== job 3312 ==
// project
module project (input wrEnable, input [4:0] wrReg, input [4:0] rdReg1, input [4:0] rdReg2, input clk, input [3:0] opCode, input [4:0] shiftAmt, output signed [31:0] result, input selCh, input [31:0] selData);
	wire [31:0] selected;
	wire signed [31:0] rdData1;
	wire signed [31:0] rdData2;
	registerFile regFile1 (wrEnable, wrReg, selected, rdReg1, rdData1, rdReg2, rdData2, clk);
	alu alu1 (rdData1, rdData2, opCode, shiftAmt, result);
	mux m1 (selCh, selData, result, selected);
endmodule
Settings: LEC_CHECK=0, CAP_MARGIN=20, CORE_MARGIN=2, CORE_UTILIZATION=61, CTS_CLUSTER_SIZE=39, PLACE_DENSITY_LB_ADDON=0.01, SETUP_SLACK_MARGIN=1.61, SLEW_MARGIN=20; clock period 5.49 ns.
run.sh (not shown) runs the stock make flow with config.mk's settings and CLKGATE_MAP_FILE=.
FAIL job 3312 @ global routing: tool exited with error
What job 6371 does differently from job 3312 at the input level:
- setting CELL_PAD_IN_SITES_GLOBAL_PLACEMENT to 1 for the first time
- changing CORE_UTILIZATION from 61 to 65
- setting CELL_PAD_IN_SITES_DETAIL_PLACEMENT to 0 for the first time
- changing CTS_CLUSTER_SIZE from 39 to 35
- setting TNS_END_PERCENT to 35 for the first time
- setting MIN_ROUTING_LAYER to met1 for the first time
- setting CORE_ASPECT_RATIO to 1.02 for the first time
- removing PLACE_DENSITY_LB_ADDON (formerly 0.01)
- setting HOLD_SLACK_MARGIN to 0.28 for the first time
- setting PLACE_DENSITY to 0.64 for the first time
- setting MAX_ROUTING_LAYER to met5 for the first time
- changing SETUP_SLACK_MARGIN from 1.61 to 0.65
- changing the clock period (ns, I/O delays scaled along) from 5.49 to 5.62
[summary]
- Diff job 3312 -> job 6371: final estimated routing congestion in global placement now sits higher; die area moved down; post-cts sizing count +79; total core area moved down.
- Layout checks on job 6371: not met. Flow itself completed; violations: setup timing.
What job 3960 does differently from job 6371 at the input level:
- removing MIN_ROUTING_LAYER (formerly met1)
- removing CORE_ASPECT_RATIO (formerly 1.02)
- removing TNS_END_PERCENT (formerly 35)
- removing PLACE_DENSITY (formerly 0.64)
- removing CTS_CLUSTER_SIZE (formerly 35)
- removing HOLD_SLACK_MARGIN (formerly 0.28)
- removing CELL_PAD_IN_SITES_GLOBAL_PLACEMENT (formerly 1)
- removing MAX_ROUTING_LAYER (formerly met5)
- changing CORE_UTILIZATION from 65 to 58
- removing CELL_PAD_IN_SITES_DETAIL_PLACEMENT (formerly 0)
- removing SETUP_SLACK_MARGIN (formerly 0.65)
- changing the clock period (ns, I/O delays scaled along) from 5.62 to 5.49
==> results <==
Job 3960: it failed during global routing, and the tool reported ODB-0269.
NOTE die size job 6371->job 3960 increased by more than 10%
Count of different cell masters after synthesis: job 6371 vs job 3960 — no meaningful difference
Against job 6371, job 3960 reports a number of instances in the placed design that is higher.
#### Input delta (job 9418 over job 3960)
- a change of CORE_UTILIZATION from 58 to 34
- a change of the clock period (ns, I/O delays scaled along) from 5.49 to 9.88
--- outcome ---
Job 9418 -> job 3960: number of sinks driven by the clock tree delta 0, exact match. From job 9418 to job 3960, number of synthesized flops with an enable pin did not move at all. The flow did not stop early for job 9418: all stages ran, and the layout cleared the timing, DRC and antenna checks. Yosys stat cell total: job 3960 vs job 9418 — no meaningful difference.
### job 9418 -> job 6552
- changing CORE_UTILIZATION from 34 to 60
- changing the clock period (ns, I/O delays scaled along) from 9.88 to 7.54
Findings:
Job 9418 went all the way through synthesis, placement and routing and the layout is clean on timing, DRC and antenna.
Although job 6552 finished all stages, its layout failed final checks on setup timing.
Job 6552 has global-route wire length before repair above what job 9418 had.
Internal power of the cells, job 9418 and job 6552, higher one = job 6552.
Maximum fanout encountered on the critical timing path sits lower in job 6552 than in job 9418.
Changes in job 3327 relative to job 6552:
- CORE_UTILIZATION now 40, was 60
- the clock period (ns, I/O delays scaled along) now 9.88, was 7.54
Notes after the runs:
The flow completed for job 3327, but it is not clean: the layout still shows setup timing.
Post-route clock period utilization: lower on job 3327
Routed length per placed instance: lower on job 3327
Re post-detailed-routing wire length: job 6552 and job 3327 aren't equal, and the lower value belongs to job 3327.
Looking only at post-cts sizing count, and setting everything else aside, the higher value of job 6552 and job 3327 goes to job 6552.
For job 3327, the path type of the worst min-delay path was reg2reg, unlike job 6552, where it was in2reg.
Comparing number of standard cells in the layout, taps in and fillers out for job 6552 and job 3327, the bigger number came from job 3327.
Relative to job 6552, job 3327 improves final HPWL from detailed placement.
Per the comparison of job 3327 with job 6552, met3 wire length went down by about 40%; flip-flop and latch share of the layout cell area +4.0 points.
Power figures rest on the tool's default switching activity, not on a simulated workload.
